Design top, start of the top module:
module top(
    input rst, clk,
    input [11:0] ar, ai, br, bi,
    output [23:0] Pi, Pr
);
Size in the first run: about 0.011 mm2 of cells after synthesis.
Settings: LEC_CHECK=0, CAP_MARGIN=40, CORE_MARGIN=2, CORE_UTILIZATION=72, SLEW_MARGIN=20; clock period 3.75 ns.
run.sh (not shown) runs the stock make flow with config.mk's settings and CLKGATE_MAP_FILE=.
The baseline died in clock tree synthesis (4_1_cts) (DPL-0033).
Then changed:
- CAP_MARGIN: 40 -> 20
- CORE_UTILIZATION: 72 -> 66
- clock period: 3.75 -> 5.48 ns (I/O delays scaled with it)
Outcome: This time the run ran to the end with violations: setup timing. Synthesized area does not change. Synthesized cell count does not change. Die area increases by 8.8%.
Then changed:
- ABC_AREA: not set -> 0
- CORE_UTILIZATION: 66 -> 64
- PLACE_DENSITY: not set -> 0.43
- TNS_END_PERCENT: not set -> 10
- clock period: 5.48 -> 3.68 ns (I/O delays scaled with it)
The changed run ran to the end with violations: setup timing.
Global-route usage grows by 2.3 points.
Clock-buffer cell count grows by 3.
Via count falls by 2.4%.
Die area grows by 3.0%.
Synthesized cell count does not change.
Maximum frequency goes up by 2.5%.


The RTL this note starts from:
==> flow/design.v <==
module control_unit(
    input clk, rst,
    output reg a_sel, b_sel, PP1_CE, PP2_CE, add, PR_CE, PI_CE
);
    parameter S1 = 3'b001,
              S2 = 3'b010,
              S3 = 3'b011,
              S4 = 3'b100,
              S5 = 3'b101;
    reg [2:0] state, next;
    always @(posedge clk or posedge rst) begin
        if (rst)
            state <= S1;
        else
            state <= next;
    end
    always @(*) begin
        next = S1;
        PP1_CE = 0;
        PP2_CE = 0;
        add = 0;
        PR_CE = 0;
        PI_CE = 0;
        a_sel = 0;
        b_sel = 0;
        case (state) 
            S1: begin
					if(!rst)
                next = S2;
                PP1_CE = 1;
            end
            S2: begin
                next = S3;
                a_sel = 1;
                b_sel = 1;					 
                PP2_CE = 1;
            end
            S3: begin
                next = S4;
                b_sel = 1;
                PP1_CE = 1;					
                add = 1;
                PR_CE = 1;
            end
            S4: begin
                next = S5;
                a_sel = 1;
                PP2_CE = 1;
            end
            S5: begin
                next = S1;
                PI_CE = 1;
            end
        endcase
    end
endmodule
module datapath(
    input clk, rst,
    input a_sel, b_sel, PP1_CE, PP2_CE, add, PR_CE, PI_CE,
    input [11:0] ar, ai, br, bi,
    output reg [23:0] Pr, Pi
);
    wire [11:0] a_mux, b_mux;
    reg [23:0] PP1, PP2, PPs;
    wire [23:0] pro;
    assign a_mux = a_sel ? ai : ar;
    assign b_mux = b_sel ? bi : br;
    assign pro = a_mux * b_mux;  
    always @(posedge clk or posedge rst) begin
        if (rst) begin
            PP1 <= 0;
            PP2 <= 0;
        end else begin
            if (PP1_CE) 
                PP1 <= pro;
            if (PP2_CE) 
                PP2 <= pro;
        end
    end
    always @(*) begin
        if (!add)
            PPs = PP1 + PP2;
        else
            PPs = PP1 - PP2;
    end
    always @(posedge clk or posedge rst) begin
        if (rst) begin
            Pr <= 0;
            Pi <= 0;
        end else begin
            if (PR_CE) 
                Pr <= PPs;
            if (PI_CE) 
                Pi <= PPs;
        end
    end
endmodule
module top(
    input rst, clk,
    input [11:0] ar, ai, br, bi,
    output [23:0] Pi, Pr
);
    wire PP1_CE, PP2_CE, a_sel, b_sel, add, PI_CE, PR_CE;
    control_unit uut1(
        .clk(clk),
        .rst(rst),
        .a_sel(a_sel),
        .b_sel(b_sel),
        .PP1_CE(PP1_CE),
        .PP2_CE(PP2_CE),
        .add(add),
        .PR_CE(PR_CE),
        .PI_CE(PI_CE)
    );
    datapath uut2(
        .clk(clk),
        .rst(rst),
        .a_sel(a_sel),
        .b_sel(b_sel),
        .PP1_CE(PP1_CE),
        .PP2_CE(PP2_CE),
        .add(add),
        .PR_CE(PR_CE),
        .PI_CE(PI_CE),
        .ar(ar),
        .ai(ai),
        .br(br),
        .bi(bi),
        .Pr(Pr),
        .Pi(Pi)
    );
endmodule
clock: 5.28 ns
lec_check: 0
abc_area: 1
cap_margin: 20
cell_pad_in_sites_global_placement: 3
core_margin: 2
core_utilization: 17
cts_cluster_diameter: 233
cts_cluster_size: 91
place_density_lb_addon: 0.05
setup_slack_margin: -0.19
slew_margin: 20
tns_end_percent: 55
The first run produced a layout that fails on setup timing.
Next try:
==> flow/config.mk (replaced) <==
export PLATFORM = sky130hd
export DESIGN_NAME = top
export DESIGN_NICKNAME = top
export VERILOG_FILES = /design/flow/design.v
export SDC_FILE = /design/flow/constraint.sdc
export NUM_CORES = 4
export LEC_CHECK = 0
export ABC_AREA = 1
export CAP_MARGIN = 20
export CELL_PAD_IN_SITES_GLOBAL_PLACEMENT = 0
export CORE_MARGIN = 2
export CORE_UTILIZATION = 70
export CTS_CLUSTER_DIAMETER = 51
export CTS_CLUSTER_SIZE = 47
export PLACE_DENSITY_LB_ADDON = 0.28
export SETUP_SLACK_MARGIN = 0.29
export SLEW_MARGIN = 20
export TNS_END_PERCENT = 55
With this change the flow stopped in global routing; die area shrinks by well over a third; synthesized area is unchanged; synthesized cell count does not change.
Next try:
==> flow/config.mk (replaced) <==
export PLATFORM = sky130hd
export DESIGN_NAME = top
export DESIGN_NICKNAME = top
export VERILOG_FILES = /design/flow/design.v
export SDC_FILE = /design/flow/constraint.sdc
export NUM_CORES = 4
export LEC_CHECK = 0
export ABC_AREA = 1
export CAP_MARGIN = 20
export CELL_PAD_IN_SITES_GLOBAL_PLACEMENT = 0
export CORE_MARGIN = 6
export CORE_UTILIZATION = 17
export PLACE_DENSITY_LB_ADDON = 0.05
export SETUP_SLACK_MARGIN = -0.23
export SLEW_MARGIN = 20
export TNS_END_PERCENT = 55
Result:
- Now the flow ran to the end with violations: setup timing
- synthesized cell count is unchanged
- die size increases to 4.2 times its value
- area after synthesis does not change
Next try:
--- a/flow/config.mk
+++ b/flow/config.mk
@@ -9,8 +9,10 @@
 export CAP_MARGIN = 20
 export CELL_PAD_IN_SITES_GLOBAL_PLACEMENT = 0
-export CORE_MARGIN = 6
-export CORE_UTILIZATION = 17
+export CORE_MARGIN = 2
+export CORE_UTILIZATION = 32
+export CTS_CLUSTER_DIAMETER = 242
+export CTS_CLUSTER_SIZE = 86
 export PLACE_DENSITY_LB_ADDON = 0.05
-export SETUP_SLACK_MARGIN = -0.23
+export SETUP_SLACK_MARGIN = -0.34
 export SLEW_MARGIN = 20
 export TNS_END_PERCENT = 55
=> The changed run reached the layout checks and failed them: setup timing. Final area decreases by a little under a tenth. Non-clock buffer count decreases by 29. Critical path depth decreases by 1.
Next try:
--- a/flow/config.mk
+++ b/flow/config.mk
@@ -8,11 +8,10 @@
 export ABC_AREA = 1
 export CAP_MARGIN = 20
+export CELL_PAD_IN_SITES_DETAIL_PLACEMENT = 2
 export CELL_PAD_IN_SITES_GLOBAL_PLACEMENT = 0
 export CORE_MARGIN = 2
-export CORE_UTILIZATION = 32
-export CTS_CLUSTER_DIAMETER = 242
-export CTS_CLUSTER_SIZE = 86
+export CORE_UTILIZATION = 17
+export GPL_TIMING_DRIVEN = 0
 export PLACE_DENSITY_LB_ADDON = 0.05
-export SETUP_SLACK_MARGIN = -0.34
 export SLEW_MARGIN = 20
 export TNS_END_PERCENT = 55
The new run finished but failed the layout checks on setup timing. Wire length increases by well over a third. Final cell count rises by about a fifth. Cell area rose by roughly a tenth. Critical path depth grows by 3. Hold slack improves by 0.014 ns. Via count went up by a few percent. Worst setup slack gets better by 0.22 ns. Fmax came out higher by a few percent. Sequential cell count is unchanged.
Next try:
--- a/flow/config.mk
+++ b/flow/config.mk
@@ -8,10 +8,11 @@
 export ABC_AREA = 1
 export CAP_MARGIN = 20
-export CELL_PAD_IN_SITES_DETAIL_PLACEMENT = 2
 export CELL_PAD_IN_SITES_GLOBAL_PLACEMENT = 0
 export CORE_MARGIN = 2
-export CORE_UTILIZATION = 17
-export GPL_TIMING_DRIVEN = 0
+export CORE_UTILIZATION = 54
+export CTS_CLUSTER_DIAMETER = 234
+export CTS_CLUSTER_SIZE = 95
 export PLACE_DENSITY_LB_ADDON = 0.05
+export SETUP_SLACK_MARGIN = -0.31
 export SLEW_MARGIN = 20
 export TNS_END_PERCENT = 55
What happened:
- The new run completed, yet does not pass: setup timing
- setup slack is worse by 0.16 ns
- die size is lower by well over a third
- design area is lower by roughly a tenth
- global-route usage is higher by 13 points


## run 1
Starts from the design.v that is shown in full above.
Settings: LEC_CHECK=0, ABC_AREA=1, CAP_MARGIN=0, CORE_MARGIN=2, CORE_UTILIZATION=72, CTS_CLUSTER_DIAMETER=391, CTS_CLUSTER_SIZE=13, PLACE_DENSITY_LB_ADDON=0.14, SETUP_SLACK_MARGIN=0.22, SLEW_MARGIN=20, TNS_END_PERCENT=5; clock period 2.19 ns.
As the logs show, run 1 stopped at clock tree synthesis after a tool error, so it never reached the end of the flow.
### run 1 -> run 2
Settings: an added CORE_ASPECT_RATIO of 1.95; a deleted SETUP_SLACK_MARGIN that had been 0.22; a change of CTS_CLUSTER_SIZE from 13 to 95; a deleted TNS_END_PERCENT that had been 5; an added PLACE_DENSITY of 0.36; a deleted PLACE_DENSITY_LB_ADDON that had been 0.14.
## What came out
Run status, run 2: aborted in clock tree synthesis, error DPL-0038. Between run 2 and run 1, the instance tally after logic synthesis does not differ in any meaningful way. Summary of run 2 over run 1: cell total in the yosys stat output barely changed, worst setup timing slack at the placement stage dropped 100 ps.
[inputs] run 3 vs run 2
Settings: a deleted CORE_ASPECT_RATIO that had been 1.95; a deleted PLACE_DENSITY that had been 0.36; a deleted CTS_CLUSTER_DIAMETER that had been 391; a deleted ABC_AREA that had been 1; a change of CAP_MARGIN from 0 to 20; a change of CORE_UTILIZATION from 72 to 50; a deleted CTS_CLUSTER_SIZE that had been 95; a change of the clock period (ns, I/O delays scaled along) from 2.19 to 6.62.
Notes after the runs:
- The die area of run 3 was inferior to that of run 2.
- Run 3 finished every step from synthesis to the final layout, and the layout passed the timing, DRC and antenna checks.
- Per the comparison of run 3 with run 2, multiplexer share of the synthesized area went up; simple-gate share of the synthesized area went down; post-synth area from yosys stat went down; average instance area after synthesis went up; post-synthesis share of cell area spent on and-or and or-and gates went up.
- Relative to run 2, synthesized cell count decreased by 23% in run 3.
- In the metrics for run 3 and run 2, the one carrying the lower share of the yosys chip area belonging to registers is run 2.
--- input diff run 3..run 4 ---
Settings: CTS_CLUSTER_DIAMETER newly set to 391; CORE_UTILIZATION changed from 50 to 72; the clock period (ns, I/O delays scaled along) changed from 6.62 to 2.19.
Findings:
- Run 4 did not finish: a tool error stopped it during clock tree synthesis.
- Weighted congestion at the end of routability-driven global placement grows by more than 10% when moving from run 3 to run 4.
- Taking run 3 as the reference, in run 4 number of ports placed on the die boundary did not really move, pre-CTS worst setup slack went down.
- Run 4: post-place instance area higher than run 3
Input changes introduced in run 5 (baseline for comparison: run 4):
Settings: swapping 2 for 4 in CORE_MARGIN; clearing CTS_CLUSTER_DIAMETER, which used to be 391; swapping 72 for 40 in CORE_UTILIZATION; swapping 2.19 for 9.76 in the clock period (ns, I/O delays scaled along).
Results
Status(run 4) = ERROR, stage = clock tree synthesis
Run 5 was carried through to the last stage, and its layout satisfied the timing, DRC and antenna checks.
From run 5 to run 4, number of instances in the synthesized netlist did not move at all.
For sequential-to-total area share from yosys stat, run 4 and run 5 come out practically identical.
Run 5 falls short of run 4 in chip area.
Between run 5 and run 4, it is run 5 whose routability congestion estimate from global placement is lower, by about 11%.
Compared with run 4, run 5 shows a higher minimum setup slack after placement.
Per the comparison of run 5 with run 4, mean post-synth cell area shows no meaningful change; area after synthesis shows no meaningful change; placed wire-length estimate after detailed placement shows a reduction of 27%.
